==> flow/design.v (excerpt) <==
module IDP_encoder_42(   
    input wire[29 - 1 : 0] datain,     
    input wire clock,
    output reg[41:0] codeout     
    );
Size in the first run: ~6100 cells after synthesis, roughly 42 flip-flops.
Settings: LEC_CHECK=0, ABC_AREA=0, CAP_MARGIN=10, CELL_PAD_IN_SITES_GLOBAL_PLACEMENT=1, CORE_MARGIN=2, CORE_UTILIZATION=65, CTS_CLUSTER_DIAMETER=60, CTS_CLUSTER_SIZE=10, GPL_ROUTABILITY_DRIVEN=0, GPL_TIMING_DRIVEN=1, MAX_ROUTING_LAYER=met5, SLEW_MARGIN=20, TNS_END_PERCENT=30; clock period 18.8 ns.
run.sh (not shown) runs the stock make flow with config.mk's settings and CLKGATE_MAP_FILE=.
The baseline did not get past global placement without I/O, error GPL-0301.
==> next run, changes <==
- ABC_AREA: 0 -> unset
- CAP_MARGIN: 10 -> 20
- CELL_PAD_IN_SITES_GLOBAL_PLACEMENT: 1 -> unset
- CORE_UTILIZATION: 65 -> 40
- CTS_CLUSTER_DIAMETER: 60 -> 180
- CTS_CLUSTER_SIZE: 10 -> 35
- GPL_TIMING_DRIVEN: 1 -> unset
- MAX_ROUTING_LAYER: met5 -> met4
- TNS_END_PERCENT: 30 -> unset
- clock period: 18.8 -> 70.0 ns (I/O delays scaled with it)
After rerunning:
- This time the run completed without violations
- synthesized area stays the same
- die size climbs by 61%
- synthesized cell count is unchanged
==> next run, changes <==
- ABC_AREA: unset -> 0
- CORE_UTILIZATION: 40 -> 72
- CTS_CLUSTER_DIAMETER: 180 -> 389
- CTS_CLUSTER_SIZE: 35 -> 100
- GPL_ROUTABILITY_DRIVEN: 0 -> unset
- MAX_ROUTING_LAYER: met4 -> unset
- PLACE_DENSITY: unset -> 0.87
- TNS_END_PERCENT: unset -> 10
- clock period: 70.0 -> 40.3 ns (I/O delays scaled with it)
This time the run stopped in detailed placement with DPL-0038.
Die area went down by well over a third.
Synthesized area does not change.
Synthesized cell count is unchanged.
==> next run, changes <==
- ABC_AREA: 0 -> 1
- CAP_MARGIN: 20 -> 5
- CTS_CLUSTER_DIAMETER: 389 -> 229
- CTS_CLUSTER_SIZE: 100 -> 54
- HOLD_SLACK_MARGIN: unset -> 0.27
- PLACE_DENSITY: 0.87 -> 0.35
- TNS_END_PERCENT: 10 -> unset
- clock period: 40.3 -> 37.7 ns (I/O delays scaled with it)
The changed run aborted during detailed placement with DPL-0038.
Die size is lower by 12%.
Synthesized area came out lower by 12%.
Synthesized cell count increases by 12%.
==> next run, changes <==
- CAP_MARGIN: 5 -> 20
- CTS_CLUSTER_DIAMETER: 229 -> 389
- CTS_CLUSTER_SIZE: 54 -> 100
- HOLD_SLACK_MARGIN: 0.27 -> unset
- PLACE_DENSITY: 0.35 -> unset
- TNS_END_PERCENT: unset -> 10
- clock period: 37.7 -> 40.3 ns (I/O delays scaled with it)
What happened: The new run did not get past detailed placement on DPL-0038; synthesized area does not change; die area does not change; synthesized cell count does not change.
==> next run, changes <==
- ABC_AREA: 1 -> unset
- CORE_UTILIZATION: 72 -> 27
- CTS_CLUSTER_DIAMETER: 389 -> 60
- CTS_CLUSTER_SIZE: 100 -> 10
- TNS_END_PERCENT: 10 -> unset
- clock period: 40.3 -> 82.4 ns (I/O delays scaled with it)
After rerunning: The changed run completed without violations; die size rose to 3.0 times its value; synthesized cell count goes down by 11%; area after synthesis increases by about 14%.


Starting RTL as in the previous note.
Settings: LEC_CHECK=0, CAP_MARGIN=25, CELL_PAD_IN_SITES_GLOBAL_PLACEMENT=2, CORE_ASPECT_RATIO=0.77, CORE_MARGIN=2, CORE_UTILIZATION=31, CTS_CLUSTER_DIAMETER=54, CTS_CLUSTER_SIZE=36, GPL_ROUTABILITY_DRIVEN=0, GPL_TIMING_DRIVEN=0, HOLD_SLACK_MARGIN=-0.04, MIN_ROUTING_LAYER=met1, PLACE_DENSITY=0.44, SLEW_MARGIN=20, TNS_END_PERCENT=35; clock period 94.5 ns.
The baseline passed the timing, design-rule and antenna checks.
Change:
CAP_MARGIN = 20   (was 25)
CELL_PAD_IN_SITES_GLOBAL_PLACEMENT = not set   (was 2)
CORE_ASPECT_RATIO = not set   (was 0.77)
CORE_UTILIZATION = 40   (was 31)
CTS_CLUSTER_DIAMETER = 60   (was 54)
CTS_CLUSTER_SIZE = 10   (was 36)
GPL_ROUTABILITY_DRIVEN = not set   (was 0)
GPL_TIMING_DRIVEN = not set   (was 0)
HOLD_SLACK_MARGIN = not set   (was -0.04)
MIN_ROUTING_LAYER = not set   (was met1)
PLACE_DENSITY = not set   (was 0.44)
TNS_END_PERCENT = not set   (was 35)
clock period = 68.5 ns   (was 94.5 ns; I/O delays follow)
Result:
- routed wire length goes down by 15%
- via count came out higher by 2.6%
- cell area grows by 6.6%
- global-route usage climbs by 2.2 points
- die area went down by 22%
- cell count fell by 1.4%
- area after synthesis stays the same
- first-iteration DRC count rose by 11%
- sequential share of layout area decreases by 0.11 points
- sequential cell count does not change
Change:
CORE_UTILIZATION = 58   (was 40)
CTS_CLUSTER_DIAMETER = not set   (was 60)
CTS_CLUSTER_SIZE = not set   (was 10)
TNS_END_PERCENT = 95   (was not set)
clock period = 60.3 ns   (was 68.5 ns; I/O delays follow)
Result: The new run completed, yet does not pass: negative setup slack. Count of clock-buffer cells in the layout is unchanged. Setup slack degrades by 2.2 ns. Final area is higher by 16%. Cell count is higher by 4.7%. Die area is lower by 31%.
Change:
CORE_UTILIZATION = 68   (was 58)
CTS_CLUSTER_DIAMETER = 291   (was not set)
CTS_CLUSTER_SIZE = 21   (was not set)
MAX_ROUTING_LAYER = met4   (was not set)
TNS_END_PERCENT = not set   (was 95)
clock period = 58.9 ns   (was 60.3 ns; I/O delays follow)
The changed run aborted during 3_5_place_dp.
Die area falls by 15%.
Synthesized cell count is unchanged.
Area after synthesis is unchanged.
Change:
CORE_UTILIZATION = 40   (was 68)
CTS_CLUSTER_DIAMETER = 54   (was 291)
CTS_CLUSTER_SIZE = not set   (was 21)
GPL_TIMING_DRIVEN = 0   (was not set)
MAX_ROUTING_LAYER = not set   (was met4)
MIN_ROUTING_LAYER = met1   (was not set)
clock period = 70.0 ns   (was 58.9 ns; I/O delays follow)
With this change the flow completed without violations.
Synthesized cell count does not change.
Area after synthesis stays the same.
Die size rises by 69%.
Change:
ABC_AREA = 1   (was not set)
CORE_UTILIZATION = 72   (was 40)
CTS_CLUSTER_DIAMETER = 389   (was 54)
CTS_CLUSTER_SIZE = 100   (was not set)
GPL_TIMING_DRIVEN = not set   (was 0)
MIN_ROUTING_LAYER = not set   (was met1)
PLACE_DENSITY = 0.87   (was not set)
TNS_END_PERCENT = 10   (was not set)
clock period = 40.3 ns   (was 70.0 ns; I/O delays follow)
The new run did not get past 3_5_place_dp (DPL-0038).
Synthesized cell count climbs by 12%.
Area after synthesis drops by 12%.
Die area drops by 51%.


== JK ==
Starting RTL as in the previous note.
Settings: LEC_CHECK=0, CAP_MARGIN=25, CELL_PAD_IN_SITES_GLOBAL_PLACEMENT=2, CORE_ASPECT_RATIO=0.77, CORE_MARGIN=6, CORE_UTILIZATION=40, CTS_CLUSTER_DIAMETER=54, CTS_CLUSTER_SIZE=36, GPL_ROUTABILITY_DRIVEN=0, GPL_TIMING_DRIVEN=0, MIN_ROUTING_LAYER=met1, SLEW_MARGIN=20, TNS_END_PERCENT=35; clock period 94.5 ns.
JK reached the end of the flow, and the finished layout is clean on the timing, design-rule and antenna checks.
[inputs] MS vs JK
==> flow/config.mk <==
export PLATFORM = sky130hd
export DESIGN_NAME = IDP_encoder_42
export DESIGN_NICKNAME = IDP_encoder_42
export VERILOG_FILES = /design/flow/design.v
export SDC_FILE = /design/flow/constraint.sdc
export NUM_CORES = 4
export LEC_CHECK = 0
export CAP_MARGIN = 20
export CORE_MARGIN = 2
export CORE_UTILIZATION = 40
export CTS_CLUSTER_DIAMETER = 60
export CTS_CLUSTER_SIZE = 10
export SLEW_MARGIN = 20
==> flow/constraint.sdc <==
create_clock -name core_clock -period 70.0 [get_ports {clock}]
set_input_delay 14.0000 -clock core_clock [delete_from_list [all_inputs] [get_ports {clock}]]
set_output_delay 14.0000 -clock core_clock [all_outputs]
set_load 0.01 [all_outputs]
### Flow results
Across both runs, logic share of the area was lower for MS than for JK.
On multi-input combinational cell count, JK tracks MS almost exactly.
Diff JK -> MS: hold slack -4930 ps; ratio of final minimum period to clock period went up; effective utilization at floorplan ~0 delta.
Changes in AL relative to MS:
diff --git a/flow/config.mk b/flow/config.mk
--- a/flow/config.mk
+++ b/flow/config.mk
@@ -10 +10 @@
-export CORE_UTILIZATION = 40
+export CORE_UTILIZATION = 65
@@ -12 +12,2 @@
-export CTS_CLUSTER_SIZE = 10
+export CTS_CLUSTER_SIZE = 54
+export HOLD_SLACK_MARGIN = 0.27
==> flow/constraint.sdc <==
create_clock -name core_clock -period 56.5 [get_ports {clock}]
set_input_delay 11.3000 -clock core_clock [delete_from_list [all_inputs] [get_ports {clock}]]
set_output_delay 11.3000 -clock core_clock [all_outputs]
set_load 0.01 [all_outputs]
### Flow results
- AL did not finish; a tool error ended it in 3_5_place_dp.
- Re number of enable flip-flop cells: no difference whatsoever between AL and MS.
- [compare] base=MS new=AL: number of synthesized register bits roughly the same, height of the die lower, mean instance size in the synthesized netlist roughly the same, number of distinct library cells after synthesis roughly the same.
- In the metrics for MS and AL, the one carrying the higher width of the chip is MS.
- The higher die size of MS and AL is in MS.
- The register share after synthesis was comparable across MS and AL.
- Post-synthesis mux area share: AL vs MS identical
## Diff of input files: TR against AL
diff --git a/flow/config.mk b/flow/config.mk
--- a/flow/config.mk
+++ b/flow/config.mk
@@ -7,0 +8 @@
+export ABC_AREA = 1
@@ -10,4 +11,4 @@
-export CORE_UTILIZATION = 65
-export CTS_CLUSTER_DIAMETER = 60
-export CTS_CLUSTER_SIZE = 54
-export HOLD_SLACK_MARGIN = 0.27
+export CORE_UTILIZATION = 72
+export CTS_CLUSTER_DIAMETER = 398
+export CTS_CLUSTER_SIZE = 98
+export PLACE_DENSITY = 0.37
@@ -14,0 +16 @@
+export TNS_END_PERCENT = 10
==> flow/constraint.sdc <==
create_clock -name core_clock -period 53.0 [get_ports {clock}]
set_input_delay 10.6000 -clock core_clock [delete_from_list [all_inputs] [get_ports {clock}]]
set_output_delay 10.6000 -clock core_clock [all_outputs]
set_load 0.01 [all_outputs]
==> results <==
TR: no failed stages, no open violations at the end
For area of the die, dividing the value from TR by the value from AL gives 0.79.
In TR, cell total in the yosys stat output is higher than in AL.
Lower area share of and-or/or-and cells after synthesis was reported by TR, not AL.
Combinational family with the most area after synthesis = simple AND/OR/NAND/NOR gates: TR; combinational family with the most area after synthesis = AND-OR/OR-AND gates: AL
Edits applied to the flow inputs when going from TR to PW:
diff --git a/flow/config.mk b/flow/config.mk
--- a/flow/config.mk
+++ b/flow/config.mk
@@ -9 +9 @@
-export CAP_MARGIN = 20
+export CAP_MARGIN = 5
@@ -12,3 +12,4 @@
-export CTS_CLUSTER_DIAMETER = 398
-export CTS_CLUSTER_SIZE = 98
-export PLACE_DENSITY = 0.37
+export CTS_CLUSTER_DIAMETER = 229
+export CTS_CLUSTER_SIZE = 54
+export HOLD_SLACK_MARGIN = 0.27
+export PLACE_DENSITY = 0.64
@@ -16 +16,0 @@
-export TNS_END_PERCENT = 10
==> flow/constraint.sdc <==
create_clock -name core_clock -period 37.7 [get_ports {clock}]
set_input_delay 7.5400 -clock core_clock [delete_from_list [all_inputs] [get_ports {clock}]]
set_output_delay 7.5400 -clock core_clock [all_outputs]
set_load 0.01 [all_outputs]
## What came out
PW: DPL-0038 in 3_5_place_dp -> run aborted. Taking TR as the reference, in PW I/O pin count about even, vertical die dimension about even, synthesized cell count about even, parity-gate share of the synthesized area counting xor and xnor cells about even. The final RePlAce weighted congestion in TR is 0.942 times that in PW. Die outline width: PW vs TR identical. Comparing TR against PW, there is no change at all in number of distinct standard cells referenced by the synthesized netlist. Yosys stat chip area came out exactly the same in PW and TR. As far as die size goes, TR and PW are indistinguishable; the numbers are identical.


the previous run:
IDP_encoder_42 again, from the RTL that the note above started with.
Settings: LEC_CHECK=0, CAP_MARGIN=30, CELL_PAD_IN_SITES_GLOBAL_PLACEMENT=2, CORE_MARGIN=2, CORE_UTILIZATION=40, CTS_CLUSTER_DIAMETER=180, CTS_CLUSTER_SIZE=16, GPL_ROUTABILITY_DRIVEN=0, HOLD_SLACK_MARGIN=0.11, MAX_ROUTING_LAYER=met5, SLEW_MARGIN=20, TNS_END_PERCENT=35; clock period 53.9 ns.
Nothing crashed in the previous run and all stages finished; the problem is that the final layout failed, the offending checks being negative setup slack.
Setup changes, the previous run to the current run
Settings: CTS_CLUSTER_DIAMETER changed from 180 to 54; CORE_UTILIZATION changed from 40 to 31; CORE_MARGIN changed from 2 to 6; CORE_ASPECT_RATIO newly set to 0.77; MIN_ROUTING_LAYER newly set to met1; CAP_MARGIN changed from 30 to 25; HOLD_SLACK_MARGIN removed (was 0.11); MAX_ROUTING_LAYER removed (was met5); PLACE_DENSITY_LB_ADDON newly set to 0.21; CTS_CLUSTER_SIZE changed from 16 to 36; GPL_TIMING_DRIVEN newly set to 0; the clock period (ns, I/O delays scaled along) changed from 53.9 to 94.5.
==> comparison <==
- The current run finished every step from synthesis to the final layout, and the layout passed the timing, design-rule and antenna checks.
- Re share of final layout cell area taken by non-clock buffers: the current run is 28 points down on the previous run.
- The current run has count of cell instances traversed by the critical path above what the previous run had.
- The previous run → the current run: non-clock buffer count shows a reduction of 2840; global-route wire length before repair shows a reduction of about 10%.


Setup of sierra:
The RTL this note starts from:
==> flow/design.v <==
`timescale 1ns / 1ps
module IDP_encoder_42(   
    input wire[29 - 1 : 0] datain,     
    input wire clock,
    output reg[41:0] codeout     
    );
    reg [3:0] code_reg;
    wire [41 - 4 : 0] code_wire;     
    reg [27 - 1 : 0] r_msb;    
    always @(datain) begin       
        if(datain < 102334155) begin   
            code_reg[3:0] = 4'b0000;
            r_msb = datain; 
        end
        else if( (datain >= 102334155) && (datain < 165580141) ) begin
            code_reg[3:0] = 4'b0001;
            r_msb = datain - 63245986; 
        end
        else if( (datain >= 165580141) && (datain < 267914296) ) begin
            code_reg[3:0] = 4'b1000;
            r_msb = datain - 165580141; 
        end
        else if( (datain >= 267914296) && (datain < (165580141 * 2)) ) begin
            code_reg[3:0] = 4'b1001;
            r_msb = datain - 63245986 - 165580141; 
        end
        else if( (datain >= (165580141 * 2)) && (datain < 433494437) ) begin
            code_reg[3:0] = 4'b0011;
            r_msb = datain - 63245986 - 267914296; 
        end
        else if( (datain >= 433494437) && (datain < (267914296 * 2)) ) begin
            code_reg[3:0] = 4'b1100;
            r_msb = datain - 267914296 - 165580141; 
        end
        else if( (datain >= (267914296 * 2)) && (datain < (267914296 * 2 + 63245986)) ) begin
            code_reg[3:0] = 4'b0110;
            r_msb = datain - (267914296 * 2); 
        end
        else if( (datain >= (267914296 * 2 + 63245986)) && (datain < 701408733) ) begin
            code_reg[3:0] = 4'b0111;
            r_msb = datain - (267914296 * 2) - 63245986; 
        end
        else if( (datain >= 701408733) && (datain < (701408733 + 63245986)) ) begin
            code_reg[3:0] = 4'b1110;
            r_msb = datain - (267914296 * 2) - 165580141; 
        end
        else begin
            code_reg[3:0] = 4'b1111;
            r_msb = datain - (267914296 * 2) - 165580141 - 63245986; 
        end
    end
    wire [26 - 1 : 0] r37;
    wire [26 - 1 : 0] r36;
    wire [25 - 1 : 0] r35;
    wire [24 - 1 : 0] r34;
    wire [24 - 1 : 0] r33;
    wire [23 - 1 : 0] r32;
    wire [22 - 1 : 0] r31;
    wire [22 - 1 : 0] r30;
    wire [21 - 1 : 0] r29;
    wire [20 - 1 : 0] r28;
    wire [19 - 1 : 0] r27;
    wire [19 - 1 : 0] r26;
    wire [18 - 1 : 0] r25;
    wire [17 - 1 : 0] r24;
    wire [17 - 1 : 0] r23;
    wire [16 - 1 : 0] r22;
    wire [15 - 1 : 0] r21;
    wire [15 - 1 : 0] r20;
    wire [14 - 1 : 0] r19;
    wire [13 - 1 : 0] r18;
    wire [13 - 1 : 0] r17;
    wire [12 - 1 : 0] r16;
    wire [11 - 1 : 0] r15;
    wire [10 - 1 : 0] r14;
    wire [10 - 1 : 0] r13;
    wire [9 - 1 : 0] r12;
    wire [8 - 1 : 0] r11;
    wire [8 - 1 : 0] r10;
    wire [7 - 1 : 0] r09;
    wire [6 - 1 : 0] r08;
    wire [6 - 1 : 0] r07;
    wire [5 - 1 : 0] r06;
    wire [4 - 1 : 0] r05;
    wire [3 - 1 : 0] r04;
    wire [3 - 1 : 0] r03;
    wire [2 - 1 : 0] r02;
    wire [1 - 1 : 0] r01;
    assign r37 = (code_wire[37] == 0) ? (r_msb) : (r_msb - 39088169);
    assign r36 = (code_wire[36] == 0) ? (r37) : (r37 - 24157817);
    assign r35 = (code_wire[35] == 0) ? (r36) : (r36 - 14930352);
    assign r34 = (code_wire[34] == 0) ? (r35) : (r35 - 9227465);
    assign r33 = (code_wire[33] == 0) ? (r34) : (r34 - 5702887);
    assign r32 = (code_wire[32] == 0) ? (r33) : (r33 - 3524578);
    assign r31 = (code_wire[31] == 0) ? (r32) : (r32 - 2178309);
    assign r30 = (code_wire[30] == 0) ? (r31) : (r31 - 1346269);
    assign r29 = (code_wire[29] == 0) ? (r30) : (r30 - 832040);
    assign r28 = (code_wire[28] == 0) ? (r29) : (r29 - 514229);
    assign r27 = (code_wire[27] == 0) ? (r28) : (r28 - 317811);
    assign r26 = (code_wire[26] == 0) ? (r27) : (r27 - 196418);
    assign r25 = (code_wire[25] == 0) ? (r26) : (r26 - 121393);
    assign r24 = (code_wire[24] == 0) ? (r25) : (r25 - 75025);
    assign r23 = (code_wire[23] == 0) ? (r24) : (r24 - 46368);
    assign r22 = (code_wire[22] == 0) ? (r23) : (r23 - 28657);
    assign r21 = (code_wire[21] == 0) ? (r22) : (r22 - 17711);
    assign r20 = (code_wire[20] == 0) ? (r21) : (r21 - 10946);
    assign r19 = (code_wire[19] == 0) ? (r20) : (r20 - 6765);
    assign r18 = (code_wire[18] == 0) ? (r19) : (r19 - 4181);
    assign r17 = (code_wire[17] == 0) ? (r18) : (r18 - 2584);
    assign r16 = (code_wire[16] == 0) ? (r17) : (r17 - 1597);
    assign r15 = (code_wire[15] == 0) ? (r16) : (r16 - 987);
    assign r14 = (code_wire[14] == 0) ? (r15) : (r15 - 610);
    assign r13 = (code_wire[13] == 0) ? (r14) : (r14 - 377);
    assign r12 = (code_wire[12] == 0) ? (r13) : (r13 - 233);
    assign r11 = (code_wire[11] == 0) ? (r12) : (r12 - 144);
    assign r10 = (code_wire[10] == 0) ? (r11) : (r11 - 89);
    assign r09 = (code_wire[09] == 0) ? (r10) : (r10 - 55);
    assign r08 = (code_wire[08] == 0) ? (r09) : (r09 - 34);
    assign r07 = (code_wire[07] == 0) ? (r08) : (r08 - 21);
    assign r06 = (code_wire[06] == 0) ? (r07) : (r07 - 13);
    assign r05 = (code_wire[05] == 0) ? (r06) : (r06 - 8);
    assign r04 = (code_wire[04] == 0) ? (r05) : (r05 - 5);
    assign r03 = (code_wire[03] == 0) ? (r04) : (r04 - 3);
    assign r02 = (code_wire[02] == 0) ? (r03) : (r03 - 2);
    assign r01 = (code_wire[01] == 0) ? (r02) : (r02 - 1);
    assign code_wire[37] = (r_msb < 39088169) ? (0) : ( (r_msb >= 63245986) ? (1) : (code_reg[0]) );
    assign code_wire[36] = (r37 < 24157817) ? (0) : ( (r37 >= 39088169) ? (1) : (code_wire[37]) );
    assign code_wire[35] = (r36 < 14930352) ? (0) : ( (r36 >= 24157817) ? (1) : (code_wire[36]) );
    assign code_wire[34] = (r35 < 9227465) ? (0) : ( (r35 >= 14930352) ? (1) : (code_wire[35]) );
    assign code_wire[33] = (r34 < 5702887) ? (0) : ( (r34 >= 9227465) ? (1) : (code_wire[34]) );
    assign code_wire[32] = (r33 < 3524578) ? (0) : ( (r33 >= 5702887) ? (1) : (code_wire[33]) );
    assign code_wire[31] = (r32 < 2178309) ? (0) : ( (r32 >= 3524578) ? (1) : (code_wire[32]) );
    assign code_wire[30] = (r31 < 1346269) ? (0) : ( (r31 >= 2178309) ? (1) : (code_wire[31]) );
    assign code_wire[29] = (r30 < 832040) ? (0) : ( (r30 >= 1346269) ? (1) : (code_wire[30]) );
    assign code_wire[28] = (r29 < 514229) ? (0) : ( (r29 >= 832040) ? (1) : (code_wire[29]) );
    assign code_wire[27] = (r28 < 317811) ? (0) : ( (r28 >= 514229) ? (1) : (code_wire[28]) );
    assign code_wire[26] = (r27 < 196418) ? (0) : ( (r27 >= 317811) ? (1) : (code_wire[27]) );
    assign code_wire[25] = (r26 < 121393) ? (0) : ( (r26 >= 196418) ? (1) : (code_wire[26]) );
    assign code_wire[24] = (r25 < 75025) ? (0) : ( (r25 >= 121393) ? (1) : (code_wire[25]) );
    assign code_wire[23] = (r24 < 46368) ? (0) : ( (r24 >= 75025) ? (1) : (code_wire[24]) );
    assign code_wire[22] = (r23 < 28657) ? (0) : ( (r23 >= 46368) ? (1) : (code_wire[23]) );
    assign code_wire[21] = (r22 < 17711) ? (0) : ( (r22 >= 28657) ? (1) : (code_wire[22]) );
    assign code_wire[20] = (r21 < 10946) ? (0) : ( (r21 >= 17711) ? (1) : (code_wire[21]) );
    assign code_wire[19] = (r20 < 6765) ? (0) : ( (r20 >= 10946) ? (1) : (code_wire[20]) );
    assign code_wire[18] = (r19 < 4181) ? (0) : ( (r19 >= 6765) ? (1) : (code_wire[19]) );
    assign code_wire[17] = (r18 < 2584) ? (0) : ( (r18 >= 4181) ? (1) : (code_wire[18]) );
    assign code_wire[16] = (r17 < 1597) ? (0) : ( (r17 >= 2584) ? (1) : (code_wire[17]) );
    assign code_wire[15] = (r16 < 987) ? (0) : ( (r16 >= 1597) ? (1) : (code_wire[16]) );
    assign code_wire[14] = (r15 < 610) ? (0) : ( (r15 >= 987) ? (1) : (code_wire[15]) );
    assign code_wire[13] = (r14 < 377) ? (0) : ( (r14 >= 610) ? (1) : (code_wire[14]) );
    assign code_wire[12] = (r13 < 233) ? (0) : ( (r13 >= 377) ? (1) : (code_wire[13]) );
    assign code_wire[11] = (r12 < 144) ? (0) : ( (r12 >= 233) ? (1) : (code_wire[12]) );
    assign code_wire[10] = (r11 < 89) ? (0) : ( (r11 >= 144) ? (1) : (code_wire[11]) );
    assign code_wire[9] = (r10 < 55) ? (0) : ( (r10 >= 89) ? (1) : (code_wire[10]) );
    assign code_wire[8] = (r09 < 34) ? (0) : ( (r09 >= 55) ? (1) : (code_wire[9]) );
    assign code_wire[7] = (r08 < 21) ? (0) : ( (r08 >= 34) ? (1) : (code_wire[8]) );
    assign code_wire[6] = (r07 < 13) ? (0) : ( (r07 >= 21) ? (1) : (code_wire[7]) );
    assign code_wire[5] = (r06 < 8) ? (0) : ( (r06 >= 13) ? (1) : (code_wire[6]) );
    assign code_wire[4] = (r05 < 5) ? (0) : ( (r05 >= 8) ? (1) : (code_wire[5]) );
    assign code_wire[3] = (r04 < 3) ? (0) : ( (r04 >= 5) ? (1) : (code_wire[4]) );
    assign code_wire[2] = (r03 < 2) ? (0) : ( (r03 >= 3) ? (1) : (code_wire[3]) );
    assign code_wire[1] = (r02 < 1) ? (0) : ( (r02 >= 2) ? (1) : (code_wire[2]) );
    assign code_wire[0] = r01;
    always @(posedge clock) begin
        codeout[41 - 4 : 0] <= code_wire;
        codeout[41 : 41 - 3] <= code_reg;
    end
endmodule
Settings: LEC_CHECK=0, ABC_AREA=1, CAP_MARGIN=10, CELL_PAD_IN_SITES_GLOBAL_PLACEMENT=1, CORE_ASPECT_RATIO=0.5, CORE_MARGIN=2, CORE_UTILIZATION=40, CTS_CLUSTER_DIAMETER=60, CTS_CLUSTER_SIZE=10, GPL_ROUTABILITY_DRIVEN=0, GPL_TIMING_DRIVEN=0, MAX_ROUTING_LAYER=met5, SLEW_MARGIN=20, TNS_END_PERCENT=30; clock period 43.1 ns.
sierra completed end to end; final checks failed (negative setup slack).
## Diff of input files: onyx against sierra
- CORE_ASPECT_RATIO no longer set, was 0.5
- CORE_UTILIZATION now 72, was 40
- SLEW_MARGIN now 40, was 20
- CTS_CLUSTER_DIAMETER now 376, was 60
- GPL_TIMING_DRIVEN now 1, was 0
- PLACE_DENSITY_LB_ADDON now 0.12, previously not set
- SETUP_SLACK_MARGIN now -0.75, previously not set
- the clock period (ns, I/O delays scaled along) now 16.0, was 43.1
==> comparison <==
Per the comparison of onyx with sierra, area after synthesis shows no meaningful change; die extent in x shows a reduction of 210 um.
onyx: FLW-0024 in global placement without I/O (3_1_place_gp_skip_io) -> run aborted
Taking onyx over sierra, the core box area ratio works out to 0.56.
The die of onyx is smaller than the one used in sierra.
Row count ended up about 6% higher on onyx than on sierra.
Relative to sierra, effective utilization at floorplan has increased by 32 points in onyx.
For amber, these inputs were changed with respect to onyx:
- swapping 10 for 0 in CAP_MARGIN
- clearing MAX_ROUTING_LAYER, which used to be met5
- clearing PLACE_DENSITY_LB_ADDON, which used to be 0.12
- swapping 30 for 10 in TNS_END_PERCENT
- swapping 376 for 238 in CTS_CLUSTER_DIAMETER
- clearing GPL_ROUTABILITY_DRIVEN, which used to be 0
- swapping 10 for 99 in CTS_CLUSTER_SIZE
- swapping 40 for 20 in SLEW_MARGIN
- clearing GPL_TIMING_DRIVEN, which used to be 1
- putting PLACE_DENSITY at 0.43 where nothing was set
- swapping -0.75 for 5.0 in SETUP_SLACK_MARGIN
- clearing CELL_PAD_IN_SITES_GLOBAL_PLACEMENT, which used to be 1
- swapping 16.0 for 38.9 in the clock period (ns, I/O delays scaled along)
[summary]
- amber against onyx: number of nets at floorplan did not really move; core box area did not really move.
- amber and onyx ended up with roughly the same part of the Yosys area used for sequential elements.
- Comparing onyx against amber, there is no change at all in number of cells produced by synthesis.
- amber: DPL-0038 in detailed placement (3_5_place_dp) -> run aborted
- Between onyx and amber, the difference in area fraction in and, or, nand and nor cells after synthesis is negligible.
- Reported for onyx and amber, die extent in x turned out identical to the last digit.
- Cell count in the Yosys report: onyx vs amber identical
- Comparing onyx against amber, there is no change at all in die area.
- Between onyx and amber, the difference in height of the die is negligible.
